==> 02-05 <==
## CPU
module CPU(clk, rst, memoryData, memoryAddress, dataOut, readSignal, writeSignal, AC);
Settings: LEC_CHECK=0, ABC_AREA=1, CAP_MARGIN=10, CORE_ASPECT_RATIO=1.81, CORE_MARGIN=5, CORE_UTILIZATION=57, CTS_CLUSTER_DIAMETER=187, CTS_CLUSTER_SIZE=95, MAX_ROUTING_LAYER=met4, PLACE_DENSITY=0.35, SETUP_SLACK_MARGIN=5.0, SLEW_MARGIN=10; clock period 35.8 ns.
run.sh (not shown) runs the stock make flow with config.mk's settings and CLKGATE_MAP_FILE=.
==> inputs of 01-18, as changes to 02-05 <==
--- a/flow/config.mk
+++ b/flow/config.mk
@@ -6,9 +6,9 @@
 export NUM_CORES = 4
 export LEC_CHECK = 0
-export ABC_AREA = 1
+export ABC_AREA = 0
 export CAP_MARGIN = 10
-export CORE_ASPECT_RATIO = 1.81
+export CORE_ASPECT_RATIO = 0.5
 export CORE_MARGIN = 5
-export CORE_UTILIZATION = 57
+export CORE_UTILIZATION = 60
 export CTS_CLUSTER_DIAMETER = 187
 export CTS_CLUSTER_SIZE = 95
@@ -17,2 +17,3 @@
 export SETUP_SLACK_MARGIN = 5.0
 export SLEW_MARGIN = 10
+export TNS_END_PERCENT = 15
==> inputs of 10-06, as changes to 02-05 <==
==> flow/config.mk (replaced) <==
export PLATFORM = sky130hd
export DESIGN_NAME = CPU
export DESIGN_NICKNAME = CPU
export VERILOG_FILES = /design/flow/design.v
export SDC_FILE = /design/flow/constraint.sdc
export NUM_CORES = 4
export LEC_CHECK = 0
export ABC_AREA = 1
export CAP_MARGIN = 20
export CORE_MARGIN = 2
export CORE_UTILIZATION = 72
export CTS_CLUSTER_SIZE = 99
export PLACE_DENSITY = 0.6
export SLEW_MARGIN = 20
==> flow/constraint.sdc (replaced) <==
create_clock -name core_clock -period 58.2 [get_ports {clk}]
set_input_delay 11.6400 -clock core_clock [delete_from_list [all_inputs] [get_ports {clk}]]
set_output_delay 11.6400 -clock core_clock [all_outputs]
set_load 0.01 [all_outputs]
==> comparison table <==
| item | 10-06 | 01-18 | 02-05 |
|---|---|---|---|
| Critical path data required time | 58560 ps | 36150 ps | 36160 ps |
| Crit path largest cell delay | 540 ps | 550 ps | 450 ps |
| Drt first pass iters | 8 | 6 | 5 |
| Met2 Use GR | 0.7469 | 0.5419 | 0.6185 |
| Latency at later pin | 430 ps | 420 ps | 440 ps |
| Maximum resistive drop on vdd | 0.02416 mV | 0.02973 mV | 0.03508 mV |
| Count of nets after finishing | 3176 | 2812 | 3286 |
| Status | no timing/DRC/antenna violations | no timing/DRC/antenna violations | no timing/DRC/antenna violations |
| Synth Net Count | 3158 | 2691 | 3158 |
| Routability congestion estimate | 1.039 | 1.008 | 1.070 |
| Post-cts resize count | 0 | 61 | 30 |
| Worst flop-to-flop path endpoint | AC[15] | AC[10] | AC[6] |
| First-pass GRT wire length | 98090 um | 99740 um | 99890 um |
| Cell area after layout | 0.02041 mm2 | 0.02244 mm2 | 0.02208 mm2 |

========
==> run a: inputs <==
Starting RTL as in the previous note.
==> flow/design.v (excerpt) <==
module CPU(clk, rst, memoryData, memoryAddress, dataOut, readSignal, writeSignal, AC);
make LEC_CHECK=0 ABC_AREA=0 CAP_MARGIN=10 CORE_ASPECT_RATIO=0.95 CORE_MARGIN=2 CORE_UTILIZATION=63 CTS_CLUSTER_DIAMETER=44 MAX_ROUTING_LAYER=met4 SETUP_SLACK_MARGIN=5.0 SLEW_MARGIN=10 finish   # period 29.9 ns
==> run b: changes against run a <==
--- a/flow/config.mk
+++ b/flow/config.mk
@@ -6,11 +6,14 @@
 export NUM_CORES = 4
 export LEC_CHECK = 0
 export ABC_AREA = 0
-export CAP_MARGIN = 10
+export CAP_MARGIN = 20
 export CORE_ASPECT_RATIO = 0.95
 export CORE_MARGIN = 2
-export CORE_UTILIZATION = 63
+export CORE_UTILIZATION = 71
 export CTS_CLUSTER_DIAMETER = 44
+export CTS_CLUSTER_SIZE = 74
 export MAX_ROUTING_LAYER = met4
+export PLACE_DENSITY_LB_ADDON = 0.19
 export SETUP_SLACK_MARGIN = 5.0
 export SLEW_MARGIN = 10
+export TNS_END_PERCENT = 5
==> flow/constraint.sdc (replaced) <==
create_clock -name core_clock -period 27.5 [get_ports {clk}]
set_input_delay 5.5000 -clock core_clock [delete_from_list [all_inputs] [get_ports {clk}]]
set_output_delay 5.5000 -clock core_clock [all_outputs]
set_load 0.01 [all_outputs]
==> run c: changes against run a <==
==> flow/config.mk (replaced) <==
export PLATFORM = sky130hd
export DESIGN_NAME = CPU
export DESIGN_NICKNAME = CPU
export VERILOG_FILES = /design/flow/design.v
export SDC_FILE = /design/flow/constraint.sdc
export NUM_CORES = 4
export LEC_CHECK = 0
export ABC_AREA = 1
export CAP_MARGIN = 10
export CORE_ASPECT_RATIO = 0.51
export CORE_MARGIN = 5
export CORE_UTILIZATION = 63
export CTS_CLUSTER_DIAMETER = 187
export CTS_CLUSTER_SIZE = 95
export MAX_ROUTING_LAYER = met4
export PLACE_DENSITY = 0.35
export SETUP_SLACK_MARGIN = 5.0
export SLEW_MARGIN = 10
export TNS_END_PERCENT = 5
==> flow/constraint.sdc (replaced) <==
create_clock -name core_clock -period 35.8 [get_ports {clk}]
set_input_delay 7.1600 -clock core_clock [delete_from_list [all_inputs] [get_ports {clk}]]
set_output_delay 7.1600 -clock core_clock [all_outputs]
set_load 0.01 [all_outputs]
==> run d: changes against run a <==
==> flow/config.mk (replaced) <==
export PLATFORM = sky130hd
export DESIGN_NAME = CPU
export DESIGN_NICKNAME = CPU
export VERILOG_FILES = /design/flow/design.v
export SDC_FILE = /design/flow/constraint.sdc
export NUM_CORES = 4
export LEC_CHECK = 0
export CAP_MARGIN = 20
export CORE_MARGIN = 2
export CORE_UTILIZATION = 59
export SLEW_MARGIN = 20
==> flow/constraint.sdc (replaced) <==
create_clock -name core_clock -period 21.5 [get_ports {clk}]
set_input_delay 4.3000 -clock core_clock [delete_from_list [all_inputs] [get_ports {clk}]]
set_output_delay 4.3000 -clock core_clock [all_outputs]
set_load 0.01 [all_outputs]
==> summary of the runs <==
Of run a and run c, run c has the higher final cell count (gap 10%, measured against run c). Clock power: run c is smaller than run a (12%). Of run a and run c, run c has the higher critical path depth (gap 90). Run d aborted during global routing on ODB-0269. Run c completed with no timing, DRC or antenna violations. Run a passed the timing, design-rule and antenna checks. Run b died in global routing, error GRT-0232. Non-clock buffer count: run c is lower than run a (163). Utilization: run a is higher than run c (8.5 points). In area after synthesis, run a and run d do not differ. Of run a and run c, run a has the higher sequential power (gap about 20%, measured against run c). Against run a, the setup slack of run c is better by 5.6 ns. Against run a, the total power of run c is smaller by about 15%.
==> figures <==
metric                                                      run b                   run c                   run a                   run d
Largest stage delay on the critical path                        -                 0.35 ns                 0.76 ns                       -
Count of antenna diodes in the layout                           -                       3                       0                       -
Met3 wire length                                                -                 12.6 mm                 9.93 mm                       -
Die outline width                                          173 µm                  253 µm                  183 µm                  184 µm
Worst voltage drop across the vdd grid                          -               0.0372 mV               0.0377 mV                       -
FA/HA/MAJ Cells, Area Fraction                              0.235                   0.237                   0.235                   0.235
Post-layout minimum cycle time                                  -                29.44 ns                29.12 ns                       -
Setup bufs post-CTS                                            35                      23                      42                      91
Status                                     stopped before the end          finished clean          finished clean  stopped before the end
Last stage reached                                 global routing                       -                       -          global routing
Register-to-Register Setup Slack                                -                 6.36 ns                 0.78 ns                       -
Number of non-clock inverters                                   -                     506                     183                       -
Post-layout util                                                -                   0.742                   0.827                       -
Total stage count of the critical path                          -                     222                     132                       -
Global placer's final weighted congestion                    1.09                    1.10                    1.06                    1.01
Max frequency                                                   -              0.0340 GHz              0.0343 GHz                       -
Sequential fraction of the synthesis area                   0.168                   0.170                   0.168                   0.168
Clock group share of total power                                -                   0.474                   0.456                       -
Switch Pwr                                                      -               0.0871 mW                0.109 mW                       -
Combinational gates                                             -                    2112                    1940                       -
Critical path class                                             -  flip-flop to flip-flop  flip-flop to flip-flop                       -

========
==> inputs of v37 <==
CPU again, from the RTL that the note above started with.
==> flow/config.mk <==
export PLATFORM = sky130hd
export DESIGN_NAME = CPU
export DESIGN_NICKNAME = CPU
export VERILOG_FILES = /design/flow/design.v
export SDC_FILE = /design/flow/constraint.sdc
export NUM_CORES = 4
export LEC_CHECK = 0
export ABC_AREA = 1
export CAP_MARGIN = 10
export CORE_ASPECT_RATIO = 0.95
export CORE_MARGIN = 2
export CORE_UTILIZATION = 58
export CTS_CLUSTER_DIAMETER = 44
export CTS_CLUSTER_SIZE = 72
export MAX_ROUTING_LAYER = met4
export PLACE_DENSITY_LB_ADDON = 0.19
export SETUP_SLACK_MARGIN = 0.18
export SLEW_MARGIN = 10
==> flow/constraint.sdc <==
create_clock -name core_clock -period 21.6 [get_ports {clk}]
set_input_delay 4.3200 -clock core_clock [delete_from_list [all_inputs] [get_ports {clk}]]
set_output_delay 4.3200 -clock core_clock [all_outputs]
set_load 0.01 [all_outputs]
==> inputs of v6, as changes to v37 <==
--- a/flow/config.mk
+++ b/flow/config.mk
@@ -7,3 +7,3 @@
 export LEC_CHECK = 0
-export ABC_AREA = 1
+export ABC_AREA = 0
 export CAP_MARGIN = 10
@@ -13,6 +13,5 @@
 export CTS_CLUSTER_DIAMETER = 44
-export CTS_CLUSTER_SIZE = 72
 export MAX_ROUTING_LAYER = met4
 export PLACE_DENSITY_LB_ADDON = 0.19
-export SETUP_SLACK_MARGIN = 0.18
+export SETUP_SLACK_MARGIN = 5.0
 export SLEW_MARGIN = 10
==> inputs of v36, as changes to v37 <==
==> flow/config.mk (replaced) <==
export PLATFORM = sky130hd
export DESIGN_NAME = CPU
export DESIGN_NICKNAME = CPU
export VERILOG_FILES = /design/flow/design.v
export SDC_FILE = /design/flow/constraint.sdc
export NUM_CORES = 4
export LEC_CHECK = 0
export CAP_MARGIN = 20
export CORE_MARGIN = 2
export CORE_UTILIZATION = 40
export PLACE_DENSITY = 0.6
export SLEW_MARGIN = 20
==> flow/constraint.sdc (replaced) <==
create_clock -name core_clock -period 38.3 [get_ports {clk}]
set_input_delay 7.6600 -clock core_clock [delete_from_list [all_inputs] [get_ports {clk}]]
set_output_delay 7.6600 -clock core_clock [all_outputs]
set_load 0.01 [all_outputs]
==> results <==
| quantity | v6 | v37 | v36 |
|---|---|---|---|
| Post-Synth XOR/XNOR Area | 0.0807 | 0.0617 | 0.0807 |
| Initial detailed-routing violation count | 3449 | - | 1539 |
| Result of the run | failed layout checks | did not finish | no timing/DRC/antenna violations |
| Stage where the flow stopped | - | global routing | - |
| Layout check failures | negative setup slack | - | - |
| Placeable core area | 32400 sq um | 32300 sq um | 47500 sq um |
| Logic share of the area | 0.608 | - | 0.701 |
| Pre-Repair DR Iteration Count | 6 | - | 6 |
| Area share of buffers outside the clock network | 0.212 | - | 0.0509 |
| Hold WS | 0.441 ns | - | 0.423 ns |
| Number of remaining DRC errors | 0 | - | 0 |
| Worst Slack Setup Final | -7.50 ns | - | 3.01 ns |
| Final slew viol count | 0 | - | 0 |
| Synth mux share | 0.0457 | 0 | 0.0457 |
| Wire length reported by the detailed router | 88100 um | - | 66600 um |
| Dpl cells | 3303 | 3776 | 2983 |
| Cell count of the worst reg-to-reg path | 140 | - | 130 |
| GPL Wtd Cong | 1.05 | 1.07 | 0.965 |
| Number of nets produced by synthesis | 2691 | 3158 | 2691 |
| Cell Area, Placed | 24800 sq um | 24200 sq um | 20500 sq um |
| Clock skew | 0.0110 ns | - | 0.0214 ns |
| Delay of the slowest critical-path stage | 0.65 ns | - | 0.63 ns |
Power figures rest on the tool's default switching activity, not on a simulated workload.
